north:
## aluDesign
module aluDesign#(parameter W = 8, N = 4) (clk,rst,CE,MODE,CIN,INP_VALID,CMD,OPA,OPB, ERR,OV,COUT,G,L,E, RES);
make LEC_CHECK=0 ABC_AREA=1 CAP_MARGIN=15 CORE_MARGIN=5 CORE_UTILIZATION=50 GPL_ROUTABILITY_DRIVEN=0 GPL_TIMING_DRIVEN=0 HOLD_SLACK_MARGIN=0.21 MAX_ROUTING_LAYER=met4 MIN_ROUTING_LAYER=met2 PLACE_DENSITY=0.51 SETUP_SLACK_MARGIN=0.37 SLEW_MARGIN=35 finish   # period 9.11 ns
run.sh (not shown) runs the stock make flow with config.mk's settings and CLKGATE_MAP_FILE=.
north never completed, since it errored out during 5_1_grt.
Relative to north, the following input files were edited for south:
- a change of SETUP_SLACK_MARGIN from 0.37 to 1.19
- a deleted MAX_ROUTING_LAYER that had been met4
- a change of SLEW_MARGIN from 35 to 20
- a deleted PLACE_DENSITY that had been 0.51
- a deleted HOLD_SLACK_MARGIN that had been 0.21
- a deleted GPL_ROUTABILITY_DRIVEN that had been 0
- a change of CORE_MARGIN from 5 to 2
- a deleted MIN_ROUTING_LAYER that had been met2
- a change of CORE_UTILIZATION from 50 to 59
- a deleted ABC_AREA that had been 1
- a change of CAP_MARGIN from 15 to 20
- a deleted GPL_TIMING_DRIVEN that had been 0
- a change of the clock period (ns, I/O delays scaled along) from 9.11 to 4.42
==> comparison <==
The flow for south finished, though final verification flagged setup timing. Comparing south with north, the arithmetic-cell share of the synthesized area counting full adders, half adders and majority gates came out essentially unchanged. [south] synthesized cell count fell about 17% relative to north. Summary of south over north: post-synthesis share of cell area spent on xor and xnor gates shows an increase of 6.0 points, post-placement cell count went down 215, mean post-synth cell area went up 21%. Changes observed in south relative to north: and-or/or-and share of the synthesized area saw an increase, chip area estimate from yosys synthesis saw an increase.
## Diff of input files: east against south
- HOLD_SLACK_MARGIN now 0.21, previously not set
- SETUP_SLACK_MARGIN no longer set, was 1.19
- GPL_TIMING_DRIVEN now 0, previously not set
- CORE_UTILIZATION now 40, was 59
- SLEW_MARGIN now 35, was 20
- the clock period (ns, I/O delays scaled along) now 6.0, was 4.42
### Flow results
- Looking at the reports, east completed the entire flow and the layout it produced met the timing, design-rule and antenna checks.
- south has higher cell resize tally after clock tree synthesis than east.
- east vs. south: final-layout setup total negative slack up 6.95 ns; clock network fraction of design power rose 1.6 points; power saw a decrease; pin count of the biggest net entering global routing decreased 25.
- Relative to south, detail-routed net length per standard cell increased by about 0.8% in east.
- | global-route usage | higher: south |
[inputs] west vs east
- PLACE_DENSITY now 0.4, previously not set
- HOLD_SLACK_MARGIN no longer set, was 0.21
- SLEW_MARGIN now 40, was 35
- ABC_AREA now 1, previously not set
- TNS_END_PERCENT now 10, previously not set
- SETUP_SLACK_MARGIN now 0.39, previously not set
- CTS_CLUSTER_DIAMETER now 266, previously not set
- CORE_UTILIZATION now 58, was 40
- CORE_ASPECT_RATIO now 0.5, previously not set
- CTS_CLUSTER_SIZE now 98, previously not set
- GPL_TIMING_DRIVEN no longer set, was 0
==> comparison <==
Changes observed in west relative to east: number of sequential cells comparable, number of cells traversed by the worst hold path has increased, worst clock skew grew by 0.0051 ns, area of the die has decreased, slew at the pin closest to its max-slew limit shows a reduction of 0.075 ns.
In west the shortest clock period the worst path allows after layout turned out 0.28 ns lower than in east.
Launching element of the worst setup path = opa_r[4]$_DFFE_PP0P_: east; launching element of the worst setup path = opb_r[1]$_DFFE_PP0P_: west
Looking at busiest metal layer after global routing, the met1 result is from west; the met2 one comes from east.
Global placer's final weighted congestion (west vs. east) increases by a few percent
Taking east as the reference point, the proportion of power drawn by the clock network of west rises by 0.8 points.

Starting RTL as in the previous note.
Settings: LEC_CHECK=0, ABC_AREA=1, CAP_MARGIN=20, CORE_MARGIN=2, CORE_UTILIZATION=50, GPL_TIMING_DRIVEN=0, HOLD_SLACK_MARGIN=0.21, MAX_ROUTING_LAYER=met4, MIN_ROUTING_LAYER=met2, PLACE_DENSITY=0.51, SETUP_SLACK_MARGIN=0.37, SLEW_MARGIN=35; clock period 9.11 ns.
The first run stopped in 5_1_grt on GRT-0116.
Edit:
Settings changed: CORE_UTILIZATION 50 to 59, CTS_CLUSTER_DIAMETER from default to 333, CTS_CLUSTER_SIZE from default to 98, GPL_TIMING_DRIVEN 0 to default, HOLD_SLACK_MARGIN 0.21 to default, MAX_ROUTING_LAYER met4 to default, MIN_ROUTING_LAYER met2 to default, PLACE_DENSITY 0.51 to default, SETUP_SLACK_MARGIN 0.37 to default, SLEW_MARGIN 35 to 20.
Clock period 9.11 ns to 3.9 ns, I/O delays scaled along.
Now the flow finished with negative setup slack left.
Synthesized cell count does not change.
Die area went down by 15%.
Synthesized area is unchanged.
Edit:
Settings changed: CORE_UTILIZATION 59 to 66, PLACE_DENSITY from default to 0.4, TNS_END_PERCENT from default to 5.
Result:
- The changed run finished but fails on negative setup slack
- setup slack gets worse by 0.76 ns
- count of clock-buffer cells in the layout is unchanged
- sequential power rises slightly

## run 1
aluDesign again, from the RTL that the note above started with.
## aluDesign
module aluDesign#(parameter W = 8, N = 4) (clk,rst,CE,MODE,CIN,INP_VALID,CMD,OPA,OPB, ERR,OV,COUT,G,L,E, RES);
    input clk,rst,CE,MODE,CIN;
    input [1:0] INP_VALID;
    input [N-1:0] CMD;
    input [W-1:0] OPA,OPB;
    output reg ERR,OV,COUT,G,L,E;
        output reg [2*W-1:0] RES;
        reg [2*W-1:0] res_comb;
    parameter INV_INP = 2'b00, OPA_VALID = 2'b01, OPB_VALID = 2'b10, OPA_AND_OPB_VALID = 2'b11;
    parameter SHIFT_W = $clog2(W);
    reg [W-1:0] opa_r,opb_r;
    reg [N-1:0] cmd_r;
    reg [1:0] valid_r;
    reg mode_r,cin_r;
    reg cout_comb,ov_comb,g_comb,l_comb,e_comb,err_comb;
    always@(posedge clk,posedge rst) begin
        if(rst) begin
            opa_r <= 0;
            opb_r <= 0;
            cmd_r <= 0;
            valid_r <= 0;
            cin_r <= 0;
            mode_r <= 0;
        end
        else if(CE) begin
            opa_r <= OPA;
            opb_r <= OPB;
            cmd_r <= CMD;
            valid_r <= INP_VALID;
            cin_r <= CIN;
            mode_r <= MODE;
       end
    end
    always@(*) begin
        if(CE) begin
            res_comb = 0;
            err_comb = 0;
            cout_comb = 0;
            ov_comb = 0;
            g_comb = 0;
            l_comb = 0;
            e_comb = 0;
            if(mode_r == 1) begin
                case(valid_r)
                    INV_INP : begin
                        res_comb = 0;
  ...
export LEC_CHECK = 0
export CAP_MARGIN = 20
export CELL_PAD_IN_SITES_DETAIL_PLACEMENT = 0
export CORE_MARGIN = 2
export CORE_UTILIZATION = 65
export CTS_CLUSTER_DIAMETER = 192
export CTS_CLUSTER_SIZE = 95
export GPL_ROUTABILITY_DRIVEN = 1
export GPL_TIMING_DRIVEN = 1
export MAX_ROUTING_LAYER = met4
export PLACE_DENSITY = 0.54
export SETUP_SLACK_MARGIN = -0.34
export SLEW_MARGIN = 40
create_clock -name core_clock -period 8.56 [get_ports {clk}]
Run 1: no failed stages, no open violations at the end
Edits applied to the flow inputs when going from run 1 to run 2:
Settings: changing SETUP_SLACK_MARGIN from -0.34 to -0.3; setting PLACE_DENSITY_LB_ADDON to 0.13 for the first time; changing CORE_UTILIZATION from 65 to 72; removing PLACE_DENSITY (formerly 0.54); changing the clock period (ns, I/O delays scaled along) from 8.56 to 5.36.
[summary]
Although run 2 finished all stages, its layout failed final checks on negative setup slack. [compare] base=run 1 new=run 2: clock share of power higher; fraction of standard cell area that is sequential lower; wire length on met2 lower; number of placement rows lower. Going from run 1 to run 2, area of the die now smaller; global routing usage on met3 now larger; maximum frequency now larger; post-place instance area now larger; clock power now larger. Delta (run 2 minus run 1): final design area excluding fillers climbed about 5%, fraction of the core area covered by cells at the end of the flow climbed 11 points.
Here is what was changed in the inputs of run 3 compared with run 2.
Settings: putting ABC_AREA at 1 where nothing was set; swapping 95 for 15 in CTS_CLUSTER_SIZE; swapping 5.36 for 4.72 in the clock period (ns, I/O delays scaled along).
==> results <==
- Relative to run 2, the Yosys chip area of run 3 is lower by 0.48%.
- Compared with run 2, area inside the core boundary in run 3 decreased slightly.
- Against run 2, run 3 comes in about 0.5% lower on synthesized area.
- Weighted congestion reported at the end of routability-driven placement, run 2 and run 3, higher one = run 3.
- In the tables for run 2 and run 3, cell count after placement reads higher with run 3.
- FAIL run 3 @ global routing (5_1_grt): tool exited with error
Changes in run 4 relative to run 3:
Settings: PLACE_DENSITY_LB_ADDON removed (was 0.13); ABC_AREA removed (was 1); SETUP_SLACK_MARGIN removed (was -0.3); GPL_ROUTABILITY_DRIVEN removed (was 1); SLEW_MARGIN changed from 40 to 20; GPL_TIMING_DRIVEN removed (was 1); CORE_UTILIZATION changed from 72 to 64; CTS_CLUSTER_DIAMETER removed (was 192); CTS_CLUSTER_SIZE removed (was 15); CELL_PAD_IN_SITES_DETAIL_PLACEMENT removed (was 0); MAX_ROUTING_LAYER removed (was met4); the clock period (ns, I/O delays scaled along) changed from 4.72 to 8.11.
### Flow results
- Compared with run 3, run 4 shows a higher vertical extent of the die.
- Sequential area share after synthesis across run 4 and run 3: no real change.
- Delta(synthesized chip area reported by yosys, run 4 - run 3) > 0
- Of run 4 and run 3, the higher mean instance size in the synthesized netlist belongs to run 4.
- Run 4 closes out successfully: all stages finished, all timing, DRC and antenna checks passed.
- Number of nets at floorplan ended up 277 lower on run 4 than on run 3.
- Measured against run 3, the yosys cell count of run 4 comes out at 0.832 times the reference value.
- Of run 4 and run 3, run 3 shows the higher synthesized netlist cell count, with run 4 below it.
- Die size (run 3 / run 4): 0.888
- Run 4: number of gates given a new drive strength after cts is 59 lower than what run 3 reported.
- Xor and xnor fraction of the mapped netlist area in run 4 is 6.0 points above run 3.
- The post-DP HPWL reported for run 4 is smaller than that of run 3 by 3600 um.

job 883:
aluDesign again, from the RTL that the note above started with.
Settings: LEC_CHECK=0, CAP_MARGIN=20, CELL_PAD_IN_SITES_DETAIL_PLACEMENT=0, CORE_MARGIN=7, CORE_UTILIZATION=58, CTS_CLUSTER_DIAMETER=267, CTS_CLUSTER_SIZE=95, GPL_ROUTABILITY_DRIVEN=1, GPL_TIMING_DRIVEN=1, MAX_ROUTING_LAYER=met4, PLACE_DENSITY=0.82, SETUP_SLACK_MARGIN=0.58, SLEW_MARGIN=10, TNS_END_PERCENT=20; clock period 10.3 ns.
Job 883: PASS, flow complete, no timing, DRC or antenna violations
Relative to job 883, the following input files were edited for job 4016:
Settings: SETUP_SLACK_MARGIN no longer set, was 0.58; GPL_ROUTABILITY_DRIVEN no longer set, was 1; CTS_CLUSTER_DIAMETER no longer set, was 267; GPL_TIMING_DRIVEN no longer set, was 1; PLACE_DENSITY no longer set, was 0.82; SLEW_MARGIN now 20, was 10; TNS_END_PERCENT no longer set, was 20; CORE_MARGIN now 2, was 7; CTS_CLUSTER_SIZE no longer set, was 95; CELL_PAD_IN_SITES_DETAIL_PLACEMENT no longer set, was 0; MAX_ROUTING_LAYER no longer set, was met4; CORE_UTILIZATION now 40, was 58; the clock period (ns, I/O delays scaled along) now 5.75, was 10.3.
Findings:
Taking job 883 as the reference, in job 4016 met2 routed wirelength rose by about 13%, clock network fraction of total power decreased by 0.3 points relative to the old numbers, path depth of the worst reg2reg path moved down, share of total power in combinational logic went up by 0.2 points, cell count increased 153. For job 4016, the launching element of the worst setup path was opa_r[5], unlike job 883, where it was opb_r[1]. Against job 883, non-clock buffer count in job 4016 rose by more than half.
The inputs of job 8223 differ from those of job 4016 as listed below.
Settings: a change of CORE_UTILIZATION from 40 to 63; an added HOLD_SLACK_MARGIN of -0.1; a change of the clock period (ns, I/O delays scaled along) from 5.75 to 5.0.
- | job 8223 | all stages done | FAIL | negative setup slack |
- For job 4016, the launching instance or port of the critical path was opa_r[5], unlike job 8223, where it was opb_r[1].
- Taking job 8223 over job 4016, the internal power contribution ratio works out to 1.5.
- Summary of job 8223 over job 4016: area overhead of the layout relative to synthesis climbed 9.4 points, fraction of area in non-clock buffers now larger, die boundary width now smaller, first-iteration DRC count went up.
- Looking at critical path buffer and inverter count, job 8223 sits 2 above job 4016.
- Job 4016 → job 8223: first-pass detailed-route iteration total higher; sequential fraction of total cell area lower; count of cell instances traversed by the critical path now larger.
- Job 8223 reports its termination of the worst setup path as RES[14] while job 4016 reports RES[9].
- Re total power: job 4016 was lower than job 8223.
Modified inputs, job 8317 compared to job 8223
Settings: CAP_MARGIN now 0, was 20; HOLD_SLACK_MARGIN no longer set, was -0.1; CTS_CLUSTER_SIZE now 37, previously not set; CORE_UTILIZATION now 69, was 63; SETUP_SLACK_MARGIN now 1.19, previously not set; the clock period (ns, I/O delays scaled along) now 4.42, was 5.0.
==> results <==
- Diff job 8223 -> job 8317: number of core rows lower; area of the chip now smaller.
- Number of post-CTS setup repair buffers came out higher on job 8317 than on job 8223.
- On cell resize tally after clock tree synthesis: job 8317 sits above job 8223.
- Job 8317: aborted in global routing (5_1_grt) (tool error)
- On H-tree depth reported by CTS, job 8317 and job 8223 are basically level.
- In terms of number of placed cells counting well taps, job 8317 and job 8223 differ only marginally.
[inputs] job 6860 vs job 8317
Settings: swapping 0 for 20 in CAP_MARGIN; clearing CTS_CLUSTER_SIZE, which used to be 37; clearing SETUP_SLACK_MARGIN, which used to be 1.19; swapping 69 for 40 in CORE_UTILIZATION; swapping 4.42 for 6.0 in the clock period (ns, I/O delays scaled along).
### Flow results
Summary across job 6860 and job 8317: the single failing run is job 8317. In the metrics for job 6860 and job 8317, the one carrying the higher core box area is job 6860. Routability congestion estimate shrinks by more than 10% when moving from job 8317 to job 6860. Final HPWL from detailed placement: job 6860 and job 8317 compared, lower one is job 8317. Area of the die grows by more than half when moving from job 8317 to job 6860.

Setup of try-quartz:
aluDesign again, from the RTL that the note above started with.
clock: 3.9 ns
lec_check: 0
abc_area: 1
cap_margin: 20
core_margin: 2
core_utilization: 66
cts_cluster_diameter: 333
cts_cluster_size: 98
place_density: 0.4
setup_slack_margin: 0.71
slew_margin: 20
try-quartz: it failed with a tool error in 5_1_grt, so there are no final results.
The inputs of try-maple differ from those of try-quartz as listed below.
# try-quartz
export LEC_CHECK = 0
export ABC_AREA = 1
export CAP_MARGIN = 20
export CORE_MARGIN = 2
export CORE_UTILIZATION = 66
export CTS_CLUSTER_DIAMETER = 333
export CTS_CLUSTER_SIZE = 98
export PLACE_DENSITY = 0.4
export SETUP_SLACK_MARGIN = 0.71
export SLEW_MARGIN = 20
create_clock -name core_clock -period 3.9 [get_ports {clk}]
# try-maple
export LEC_CHECK = 0
export ABC_AREA = 1
export CAP_MARGIN = 20
export CORE_MARGIN = 2
export CORE_UTILIZATION = 58
export CTS_CLUSTER_DIAMETER = 266
export CTS_CLUSTER_SIZE = 98
export PLACE_DENSITY = 0.4
export SETUP_SLACK_MARGIN = 0.39
export SLEW_MARGIN = 0
export TNS_END_PERCENT = 10
create_clock -name core_clock -period 6.0 [get_ports {clk}]
### Flow results
- try-maple does better than try-quartz on post-DP HPWL.
- Tally of buffers added on design ports came out exactly the same in try-quartz and try-maple.
- try-quartz has a higher number of gates resized after cts than try-maple.
- Diff try-quartz -> try-maple: cell total in the yosys stat output comparable; area of the chip +about 13%; floorplan utilization fell 8.0 points; die width up 6.5%; CTS H-tree depth closely matched the old numbers.
- try-maple ran to completion and came out clean on the timing, design-rule and antenna checks.
- In try-maple, the placed standard-cell area came out about 11% below the value in try-quartz.
- In the metrics for try-quartz and try-maple, the one carrying the higher number of setup buffers added after CTS is try-quartz.
For try-zinc, these inputs were changed with respect to try-maple:
# try-maple
export LEC_CHECK = 0
export ABC_AREA = 1
export CAP_MARGIN = 20
export CORE_MARGIN = 2
export CORE_UTILIZATION = 58
export CTS_CLUSTER_DIAMETER = 266
export CTS_CLUSTER_SIZE = 98
export PLACE_DENSITY = 0.4
export SETUP_SLACK_MARGIN = 0.39
export SLEW_MARGIN = 0
export TNS_END_PERCENT = 10
create_clock -name core_clock -period 6.0 [get_ports {clk}]
# try-zinc
export LEC_CHECK = 0
export CAP_MARGIN = 20
export CORE_MARGIN = 2
export CORE_UTILIZATION = 42
export SLEW_MARGIN = 20
create_clock -name core_clock -period 5.75 [get_ports {clk}]
Results
The higher last weighted congestion value of the routability-driven placer of try-maple and try-zinc is in try-maple.
Looking at post-synth net total, try-zinc sits about 15% lower than try-maple does.
Dominant non-sequential cell family after synthesis = simple AND/OR/NAND/NOR gates: try-maple; dominant non-sequential cell family after synthesis = adder cells: try-zinc
Fraction of the mapped netlist area in compound gates, try-maple and try-zinc, lower one = try-maple.
try-zinc finished end to end and its layout was clean on timing, DRC and antenna.
Diff try-maple and try-zinc: required time at the worst-slack endpoint lower in try-zinc
Number of stages on the worst setup path, try-maple and try-zinc, higher one = try-maple.
The inputs of try-sierra differ from those of try-zinc as listed below.
# try-zinc
export LEC_CHECK = 0
export CAP_MARGIN = 20
export CORE_MARGIN = 2
export CORE_UTILIZATION = 42
export SLEW_MARGIN = 20
create_clock -name core_clock -period 5.75 [get_ports {clk}]
# try-sierra
export LEC_CHECK = 0
export CAP_MARGIN = 20
export CORE_MARGIN = 2
export CORE_UTILIZATION = 40
export SETUP_SLACK_MARGIN = 0.23
export SLEW_MARGIN = 20
create_clock -name core_clock -period 5.75 [get_ports {clk}]
### Flow results
try-sierra: no failed stages, no open violations at the end. Worst endpoint data arrival time was lower in try-sierra than in try-zinc. Diff try-sierra..try-zinc | area after synthesis | unchanged. From try-zinc to try-sierra the numbers moved as follows: combinational fraction of design power went up by 0.8 points, power went up, die width rose about 2.4%, pre-CTS setup slack grew by 0.067 ns. From try-zinc to try-sierra, total clock buffers created by CTS did not move at all. Looking at critical path depth, try-sierra sits 1 lower than try-zinc does.
Changes in try-umber relative to try-sierra:
# try-sierra
export LEC_CHECK = 0
export CAP_MARGIN = 20
export CORE_MARGIN = 2
export CORE_UTILIZATION = 40
export SETUP_SLACK_MARGIN = 0.23
export SLEW_MARGIN = 20
create_clock -name core_clock -period 5.75 [get_ports {clk}]
# try-umber
export LEC_CHECK = 0
export CAP_MARGIN = 20
export CORE_MARGIN = 2
export CORE_UTILIZATION = 59
export SLEW_MARGIN = 20
create_clock -name core_clock -period 4.06 [get_ports {clk}]
==> results <==
- try-umber -> stages 100% | layout checks FAIL | setup timing
- In the tables for try-umber and try-sierra, critical path depth reads higher with try-umber.
- Between try-sierra and try-umber, the flow reports cell area increasing by more than 10%.
- Compared to try-sierra, try-umber leaves less free space in the core.
Modified inputs, try-harbor compared to try-umber
# try-umber
export LEC_CHECK = 0
export CAP_MARGIN = 20
export CORE_MARGIN = 2
export CORE_UTILIZATION = 59
export SLEW_MARGIN = 20
create_clock -name core_clock -period 4.06 [get_ports {clk}]
# try-harbor
export LEC_CHECK = 0
export ABC_AREA = 1
export CAP_MARGIN = 20
export CORE_MARGIN = 2
export CORE_UTILIZATION = 65
export CTS_CLUSTER_SIZE = 98
export SLEW_MARGIN = 20
create_clock -name core_clock -period 3.9 [get_ports {clk}]
--- outcome ---
Summary — hold slack, try-harbor relative to try-umber: lower, by 0.018 ns.
Combinational share of cell area (higher): try-umber
The final report for try-harbor shows a completed flow and a layout that fails verification, specifically setup timing.
The yosys stat chip area of try-harbor falls short of that of try-umber by 51 µm².
Between try-umber and try-harbor, compound-gate portion of the synthesized area decreased.
adder cells as the largest family of logic cells by area was reported by try-umber, and simple AND/OR/NAND/NOR gates by try-harbor.
Number of antenna violations at the first check in global routing for try-harbor: 1 up relative to try-umber
No activity file was given, so power comes from the tool's default toggle rates.
